== v5 ==
## compl_mul
module compl_mul(
   input logic clk_i, 
   input logic srst_i,
   input logic signed [17:0]data_a_i_i,   
   input logic signed [17:0]data_a_q_i,   
   input logic signed [17:0]data_b_i_i,   
   input logic signed [17:0]data_b_q_i,   
   output  logic signed  [36:0]data_i_o,    
   output  logic signed [36:0]data_q_o     
   );
clock: 12.4 ns
lec_check: 0
cap_margin: 20
cell_pad_in_sites_detail_placement: 0
cell_pad_in_sites_global_placement: 0
core_margin: 10
core_utilization: 49
cts_cluster_diameter: 161
gpl_timing_driven: 0
place_density_lb_addon: 0.29
setup_slack_margin: 0.58
slew_margin: 20
run.sh (not shown) runs the stock make flow with config.mk's settings and CLKGATE_MAP_FILE=.
[inputs] v53 vs v5
- CORE_MARGIN: 10 -> 2
- CTS_CLUSTER_DIAMETER: 161 -> 194
- GPL_TIMING_DRIVEN: 0 -> 1
- PLACE_DENSITY_LB_ADDON: 0.29 -> unset
- CORE_UTILIZATION: 49 -> 65
- CTS_CLUSTER_SIZE: unset -> 54
- the clock period (ns, I/O delays scaled along): 12.4 -> 7.94
## What came out
- In the reports for v5 and v53, the larger number of gates on the worst path with buffers counted belongs to v53.
- v53 finished all stages; layout check result: FAIL, due to setup timing.
- Critical path capture point: data_q_o[34] -> v5, data_q_o[31] -> v53
- [compare] base=v5 new=v53: post-CTS resize count increased by 813 relative to the old numbers, final worst setup slack has decreased, first-iteration DRC count went down.
diff inputs: v53 => v23
- clearing GPL_TIMING_DRIVEN, which used to be 1
- clearing CELL_PAD_IN_SITES_GLOBAL_PLACEMENT, which used to be 0
- clearing CTS_CLUSTER_SIZE, which used to be 54
- clearing SETUP_SLACK_MARGIN, which used to be 0.58
- swapping 65 for 44 in CORE_UTILIZATION
- clearing CTS_CLUSTER_DIAMETER, which used to be 194
- clearing CELL_PAD_IN_SITES_DETAIL_PLACEMENT, which used to be 0
- putting ABC_AREA at 1 where nothing was set
- swapping 7.94 for 9.57 in the clock period (ns, I/O delays scaled along)
==> comparison <==
- v23 did not stop at any stage, and its layout met the timing, design-rule and antenna checks.
- Post-synthesis share of cell area spent on xor and xnor gates in v23 vs v53: down 1.3 points


Starting RTL as in the previous note.
make LEC_CHECK=0 ABC_AREA=0 CAP_MARGIN=40 CORE_ASPECT_RATIO=0.98 CORE_MARGIN=2 CORE_UTILIZATION=55 CTS_CLUSTER_DIAMETER=194 GPL_ROUTABILITY_DRIVEN=0 GPL_TIMING_DRIVEN=0 HOLD_SLACK_MARGIN=0.05 MAX_ROUTING_LAYER=met4 MIN_ROUTING_LAYER=met1 SLEW_MARGIN=0 TNS_END_PERCENT=90 finish   # period 8.11 ns
The first run finished with negative setup slack left.
Edit:
Settings changed: ABC_AREA 0 to unset, CAP_MARGIN 40 to 20, CORE_ASPECT_RATIO 0.98 to unset, CORE_UTILIZATION 55 to 40, CTS_CLUSTER_DIAMETER 194 to unset, GPL_ROUTABILITY_DRIVEN 0 to unset, GPL_TIMING_DRIVEN 0 to unset, HOLD_SLACK_MARGIN 0.05 to unset, MAX_ROUTING_LAYER met4 to unset, MIN_ROUTING_LAYER met1 to unset, SLEW_MARGIN 0 to 20, TNS_END_PERCENT 90 to unset.
Clock period 8.11 ns to 11.8 ns, I/O delays scaled along.
What happened: The new run passed the timing, design-rule and antenna checks. Routed wire length came out lower by about 30%. Final cell count went up by about 0.5%.
Edit:
Settings changed: CORE_UTILIZATION 40 to 66, SETUP_SLACK_MARGIN set to 2.84.
Clock period 11.8 ns to 11.1 ns, I/O delays scaled along.
=>
- The new run ran to the end with no violations
- routed wire length grows by 36%
- clock-buffer cell count shrinks by 2
- design area grows by 12%
- area after synthesis does not change
- setup slack gets better by 0.97 ns
- core utilization grows by 37 points
- via count grows by 13%
Edit:
Settings changed: CORE_UTILIZATION 66 to 70, CTS_CLUSTER_SIZE set to 37, SETUP_SLACK_MARGIN 2.84 to unset.
Clock period 11.1 ns to 7.28 ns, I/O delays scaled along.
Result:
- The changed run finished with negative setup slack left
- setup slack gets worse by 3.8 ns
- die size shrinks by about 5.6%
- hold slack gets worse by 0.52 ns
- cell count grows by about 7%
- synthesized cell count is unchanged
- via count grows by about 20%
Edit:
Settings changed: CORE_UTILIZATION 70 to 40, CTS_CLUSTER_SIZE 37 to unset.
Clock period 7.28 ns to 16.0 ns, I/O delays scaled along.
Now the flow completed with no timing, DRC or antenna violations.
Global-route usage is lower by 34 points.
Sequential cell count stays the same.
Cell count drops by 2.8%.
Design area went down by 17%.
Critical path depth goes down by 5.


The RTL this note starts from:
==> flow/design.v <==
`timescale 1ns / 1ps
module compl_mul(
   input logic clk_i, 
   input logic srst_i,
   input logic signed [17:0]data_a_i_i,   
   input logic signed [17:0]data_a_q_i,   
   input logic signed [17:0]data_b_i_i,   
   input logic signed [17:0]data_b_q_i,   
   output  logic signed  [36:0]data_i_o,    
   output  logic signed [36:0]data_q_o     
   );
   logic signed [35:0] prod_ii, prod_iq, prod_qi, prod_qq;
   assign prod_ii = data_a_i_i * data_b_i_i;
   assign prod_qq = data_a_q_i * data_b_q_i;
   assign prod_iq = data_a_i_i * data_b_q_i;
   assign prod_qi = data_a_q_i * data_b_i_i;
   always_ff@(posedge clk_i) begin
       if(srst_i)begin
           data_i_o<=0;
           data_q_o<=0;
       end
       else begin
           data_i_o<=prod_ii-prod_qq;
           data_q_o<=prod_iq+prod_qi;
       end
   end
endmodule
==> flow/config.mk <==
export PLATFORM = sky130hd
export DESIGN_NAME = compl_mul
export DESIGN_NICKNAME = compl_mul
export VERILOG_FILES = /design/flow/design.v
export SDC_FILE = /design/flow/constraint.sdc
export NUM_CORES = 4
export LEC_CHECK = 0
export CAP_MARGIN = 35
export CELL_PAD_IN_SITES_DETAIL_PLACEMENT = 0
export CELL_PAD_IN_SITES_GLOBAL_PLACEMENT = 0
export CORE_MARGIN = 2
export CORE_UTILIZATION = 72
export CTS_CLUSTER_DIAMETER = 194
export GPL_TIMING_DRIVEN = 1
export MAX_ROUTING_LAYER = met4
export SETUP_SLACK_MARGIN = 0.58
export SLEW_MARGIN = 20
==> flow/constraint.sdc <==
create_clock -name core_clock -period 7.72 [get_ports {clk_i}]
set_input_delay 1.5440 -clock core_clock [delete_from_list [all_inputs] [get_ports {clk_i}]]
set_output_delay 1.5440 -clock core_clock [all_outputs]
set_load 0.01 [all_outputs]
The first run ended with an error in global routing (5_1_grt).
Change:
CAP_MARGIN = 20   (was 35)
CORE_UTILIZATION = 70   (was 72)
MAX_ROUTING_LAYER = not set   (was met4)
Result: With this change the flow produced a layout that fails on setup timing; die size rose by about 2.8%; synthesized cell count stays the same; synthesized area is unchanged.
Change:
CELL_PAD_IN_SITES_DETAIL_PLACEMENT = not set   (was 0)
CELL_PAD_IN_SITES_GLOBAL_PLACEMENT = not set   (was 0)
CORE_UTILIZATION = 25   (was 70)
CTS_CLUSTER_DIAMETER = not set   (was 194)
GPL_TIMING_DRIVEN = not set   (was 1)
SETUP_SLACK_MARGIN = not set   (was 0.58)
clock period = 11.8 ns   (was 7.72 ns; I/O delays follow)
Outcome:
- The changed run went through all stages and came out clean
- clock-buffer cell count climbs by 2
- setup slack is better by 1.6 ns
- non-clock buffer count falls by 791
- via count went down by 22%


## run a
RTL: the design.v shown in full above, as it stands there.
clock: 7.97 ns
lec_check: 0
cap_margin: 40
core_margin: 2
core_utilization: 69
cts_cluster_diameter: 375
slew_margin: 20
In run a the implementation ran to completion but is not tape-out ready, as the final checks report negative setup slack.
Here is what was changed in the inputs of run b compared with run a.
==> flow/config.mk <==
export PLATFORM = sky130hd
export DESIGN_NAME = compl_mul
export DESIGN_NICKNAME = compl_mul
export VERILOG_FILES = /design/flow/design.v
export SDC_FILE = /design/flow/constraint.sdc
export NUM_CORES = 4
export LEC_CHECK = 0
export ABC_AREA = 1
export CAP_MARGIN = 10
export CORE_MARGIN = 2
export CORE_UTILIZATION = 40
export SLEW_MARGIN = 20
==> flow/constraint.sdc <==
create_clock -name core_clock -period 16.0 [get_ports {clk_i}]
set_input_delay 3.2000 -clock core_clock [delete_from_list [all_inputs] [get_ports {clk_i}]]
set_output_delay 3.2000 -clock core_clock [all_outputs]
set_load 0.01 [all_outputs]
## What came out
Run b went all the way through synthesis, placement and routing and the layout is clean on timing, DRC and antenna.
Global routing met2 resource utilization was lower in run b than in run a.
Looking at critical path launch point, the data_a_q_i[14] result is from run a; the data_a_q_i[17] one comes from run b.
Compared with run a, in run b final critical-path setup slack now sits higher, total die size climbed about 80%, area reported by Yosys stat now larger.
The final reports for run b and run a show flop share of the area higher in the former.
The lower total wirelength of the detailed-routed design came out of run b.


Starts from the design.v that is shown in full above.
make LEC_CHECK=0 CAP_MARGIN=15 CORE_MARGIN=2 CORE_UTILIZATION=70 CTS_CLUSTER_SIZE=37 MAX_ROUTING_LAYER=met4 SLEW_MARGIN=20 finish   # period 7.4 ns
The starting point did not get past global routing (GRT-0232).
Edit:
CAP_MARGIN = 35   (was 15)
CORE_UTILIZATION = 72   (was 70)
CTS_CLUSTER_SIZE = not set   (was 37)
clock period = 7.97 ns   (was 7.4 ns; I/O delays follow)
Result:
- The changed run died in global routing, error ODB-0269
- die size went down by a few percent
- area after synthesis does not change
- synthesized cell count stays the same
Edit:
CAP_MARGIN = 20   (was 35)
CORE_UTILIZATION = 70   (was 72)
CTS_CLUSTER_SIZE = 37   (was not set)
SETUP_SLACK_MARGIN = 1.81   (was not set)
clock period = 7.28 ns   (was 7.97 ns; I/O delays follow)
With this change the flow reached the layout checks and failed them: setup timing.
Die area goes up by 2.8%.
Area after synthesis stays the same.
Synthesized cell count does not change.
Edit:
CORE_UTILIZATION = 66   (was 70)
CTS_CLUSTER_SIZE = not set   (was 37)
MAX_ROUTING_LAYER = not set   (was met4)
SETUP_SLACK_MARGIN = not set   (was 1.81)
clock period = 8.0 ns   (was 7.28 ns; I/O delays follow)
=> The changed run finished with setup timing left. Non-clock buffer count came out lower by 226. Sequential share of layout area came out higher by 0.14 points. Clock-buffer cell count came out higher by 1. Die area came out higher by 6.0%. Design area came out lower by 6.1%.
